## quartz
Design fpmultiplier, start of the top module:
module fpmultiplier (output logic [31:0] product, output logic ready,
		input logic [31:0] a, input logic clock, nreset);
Size: about 140 flip-flops, about 67 I/O pins, ~26000 um^2 of cells after synthesis.
Settings: LEC_CHECK=0, ABC_AREA=1, CAP_MARGIN=20, CORE_ASPECT_RATIO=1.02, CORE_MARGIN=9, CORE_UTILIZATION=40, CTS_CLUSTER_SIZE=72, GPL_TIMING_DRIVEN=0, HOLD_SLACK_MARGIN=0.03, MAX_ROUTING_LAYER=met4, PLACE_DENSITY=0.47, SETUP_SLACK_MARGIN=1.93, SLEW_MARGIN=0; clock period 9.37 ns.
run.sh (not shown) runs the stock make flow with config.mk's settings and CLKGATE_MAP_FILE=.
Every stage of the flow completed for quartz, and the final layout passed the timing, design-rule and antenna checks.
## Diff of input files: zinc against quartz
Settings: removing HOLD_SLACK_MARGIN (formerly 0.03); changing CORE_MARGIN from 9 to 2; removing MAX_ROUTING_LAYER (formerly met4); changing SLEW_MARGIN from 0 to 20; changing CORE_UTILIZATION from 40 to 64; removing ABC_AREA (formerly 1); removing CTS_CLUSTER_SIZE (formerly 72); removing CORE_ASPECT_RATIO (formerly 1.02); removing SETUP_SLACK_MARGIN (formerly 1.93); changing PLACE_DENSITY from 0.47 to 0.6; removing GPL_TIMING_DRIVEN (formerly 0); changing the clock period (ns, I/O delays scaled along) from 9.37 to 5.93.
[summary]
- The final report for zinc shows a completed flow and a layout that fails verification, specifically setup timing.
- Diff zinc and quartz: met1 layer wirelength in the final routing lower in zinc
- Summary of zinc over quartz: sequential share of power has increased, die area has decreased, register-to-register setup slack has decreased, count of plain and timing-repair buffers in the layout has increased, worst setup slack has decreased.
- zinc vs. quartz: met1 capacity usage during global routing went up by 13 points.
- Comparing zinc and quartz, leakage power figure is higher on quartz.

* * *

red:
fpmultiplier again, from the RTL that the note above started with.
make LEC_CHECK=0 ABC_AREA=1 CAP_MARGIN=20 CORE_ASPECT_RATIO=1.02 CORE_MARGIN=9 CORE_UTILIZATION=40 CTS_CLUSTER_SIZE=72 GPL_TIMING_DRIVEN=1 MAX_ROUTING_LAYER=met4 PLACE_DENSITY=0.47 SETUP_SLACK_MARGIN=1.93 SLEW_MARGIN=0 finish   # period 9.37 ns
red ran to completion and came out clean on the timing, design-rule and antenna checks.
> inputs changed (red -> blue)
Settings: CORE_MARGIN: 9 -> 2; SLEW_MARGIN: 0 -> 20; GPL_TIMING_DRIVEN: 1 -> unset; PLACE_DENSITY: 0.47 -> 0.6; SETUP_SLACK_MARGIN: 1.93 -> unset; CTS_CLUSTER_SIZE: 72 -> unset; CORE_UTILIZATION: 40 -> 72; CORE_ASPECT_RATIO: 1.02 -> unset; MAX_ROUTING_LAYER: met4 -> unset; the clock period (ns, I/O delays scaled along): 9.37 -> 3.59.
Notes after the runs:
- blue got as far as global routing, where a tool error ended the run.
- The Yosys chip area of blue and that of red are within noise of each other.
- Flip-flop and latch count after synthesis: blue vs red identical
- Summary of blue over red: x dimension of the die moved down; number of buffers added by the clock tree synthesis step level; y dimension of the die moved down.
What green does differently from blue at the input level:
Settings: a change of CORE_UTILIZATION from 72 to 66; a deleted ABC_AREA that had been 1; a change of the clock period (ns, I/O delays scaled along) from 3.59 to 13.4.
==> comparison <==
Having completed the whole flow, green delivered a layout that passed the timing, design-rule and antenna checks.
blue never completed, since it errored out during global routing.
Between blue and green, width of the chip is lower for blue, green comes in above that.
green — count of instances resized after the clock tree is built 213 lower, blue as reference
Delta (green minus blue): fraction of the yosys area taken by sequential cells increased 0.74 points, site row count now sits higher, number of buffers added by the clock tree synthesis step essentially unchanged, parity-gate share of the synthesized area counting xor and xnor cells now larger, die size up about 3.7%.
#### Input delta (orange over green)
Settings: setting SETUP_SLACK_MARGIN to 1.85 for the first time; removing PLACE_DENSITY (formerly 0.6); changing the clock period (ns, I/O delays scaled along) from 13.4 to 7.35.
--- outcome ---
- orange: full flow OK, the timing, design-rule and antenna checks passed
- In summary, green completed successfully, with a layout that passed the timing, design-rule and antenna checks.
- Sort orange and green by count of plain and timing-repair buffers in the layout, ascending, and green comes first.
- Compared orange vs green, and share of the clock period used by the worst path is up in orange.
- Reported for orange and green, number of cells in Yosys stat turned out identical to the last digit.
Here is what was changed in the inputs of purple compared with orange.
Settings: PLACE_DENSITY: unset -> 0.6; CORE_UTILIZATION: 66 -> 40; SETUP_SLACK_MARGIN: 1.85 -> unset; the clock period (ns, I/O delays scaled along): 7.35 -> 9.0.
Notes after the runs:
purple did not stop at any stage, and its layout met the timing, design-rule and antenna checks. Changes observed in purple relative to orange: combined flip-flop and latch cell area now sits lower, data required time of the worst path now sits higher. Diff purple..orange | fraction of area in clock buffers and inverters | negligible.

* * *

== v25 ==
Starting RTL as in the previous note.
make LEC_CHECK=0 CAP_MARGIN=20 CORE_ASPECT_RATIO=0.5 CORE_MARGIN=2 CORE_UTILIZATION=72 CTS_CLUSTER_DIAMETER=373 CTS_CLUSTER_SIZE=97 PLACE_DENSITY=0.38 SLEW_MARGIN=20 TNS_END_PERCENT=40 finish   # period 6.56 ns
v25 ran in full, but the layout does not pass; the checks complain about setup timing.
Setup changes, v25 to v42
# v25
export LEC_CHECK = 0
export CAP_MARGIN = 20
export CORE_ASPECT_RATIO = 0.5
export CORE_MARGIN = 2
export CORE_UTILIZATION = 72
export CTS_CLUSTER_DIAMETER = 373
export CTS_CLUSTER_SIZE = 97
export PLACE_DENSITY = 0.38
export SLEW_MARGIN = 20
export TNS_END_PERCENT = 40
create_clock -name core_clock -period 6.56 [get_ports {clock}]
# v42
export LEC_CHECK = 0
export ABC_AREA = 1
export CAP_MARGIN = 20
export CORE_MARGIN = 2
export CORE_UTILIZATION = 72
export PLACE_DENSITY = 0.6
export SETUP_SLACK_MARGIN = -0.2
export SLEW_MARGIN = 20
create_clock -name core_clock -period 7.06 [get_ports {clock}]
==> results <==
v25 and v42: one clean run, v42; the rest did not finish clean.
Finished, but not clean: v25, with setup timing.
Sort v25 and v42 by maximum fanout encountered on the critical timing path desc -> top: v42
The lower shortest clock period the worst path allows after layout came out of v42.
Summary: worst max-slew margin expressed relative to the limit, v42 better than v25
Compared with v25, v42 shows met1 demand-to-capacity share in global routing higher by 1.1 points.
In v42 relative to v25, count of non-CTS buffers in the layout had gone down by more than a quarter.
Cmp v42 vs v25: wire length of the first global-routing pass higher in v42
Of v25 and v42, v42 shows the lower summed area of non-filler cells in the final layout, with v25 above it.
Compared with v25, v42 shows top achievable clock speed higher by about 1.8%.
### v42 -> v3
# v42
export LEC_CHECK = 0
export ABC_AREA = 1
export CAP_MARGIN = 20
export CORE_MARGIN = 2
export CORE_UTILIZATION = 72
export PLACE_DENSITY = 0.6
export SETUP_SLACK_MARGIN = -0.2
export SLEW_MARGIN = 20
create_clock -name core_clock -period 7.06 [get_ports {clock}]
# v3
export LEC_CHECK = 0
export CAP_MARGIN = 20
export CORE_MARGIN = 2
export CORE_UTILIZATION = 72
export PLACE_DENSITY = 0.64
export SLEW_MARGIN = 20
create_clock -name core_clock -period 7.22 [get_ports {clock}]
==> comparison <==
v3: no failed stages, no open violations at the end
Against v42, v3 reports a total of clock buffers placed in the layout that is lower.
v3 — number of well taps about 2.8% lower, v42 as reference
v3 vs. v42: number of antenna violations at the first check in global routing saw an increase, power density over the cells fell 1.5%.
Maximum operating frequency of v3 is on par with v42.
v3 against v42: area of the multi-input gates has increased; synthesis-to-layout area growth went up by 0.58 points; clock skew has remained practically unchanged; number of global-route vias before repair fell 2555; final area saw a decrease.
Note that the total combinational power recorded for v3 amounts to 0.918 times the value seen in v42.
## Diff of input files: v4 against v3
# v3
export LEC_CHECK = 0
export CAP_MARGIN = 20
export CORE_MARGIN = 2
export CORE_UTILIZATION = 72
export PLACE_DENSITY = 0.64
export SLEW_MARGIN = 20
create_clock -name core_clock -period 7.22 [get_ports {clock}]
# v4
export LEC_CHECK = 0
export CAP_MARGIN = 20
export CORE_MARGIN = 2
export CORE_UTILIZATION = 72
export CTS_CLUSTER_DIAMETER = 252
export PLACE_DENSITY = 0.37
export SLEW_MARGIN = 20
create_clock -name core_clock -period 6.16 [get_ports {clock}]
==> comparison <==
The wire length of the first global-routing pass number comes out higher for v4 vs v3.
Re logic depth of the worst path, buffers included: v3 and v4 aren't equal, and the lower value belongs to v3.
In the flow results for v3 and v4, the non-clock buffer count is larger on v4.
As far as combined area of all synthesized cells goes, v3 and v4 are indistinguishable; the numbers are identical.
Although it ran to completion, v4 produced a layout that fails the final checks because of setup timing.
Taking v3 as the reference point, the net switching power of the design of v4 rises by 8.1%.
Against v3, cell-internal power in v4 came out worse.
On detailed-placement wirelength estimate: between v3 and v4, it ends up higher for v4.
Power is estimated from default activity; no workload was simulated.
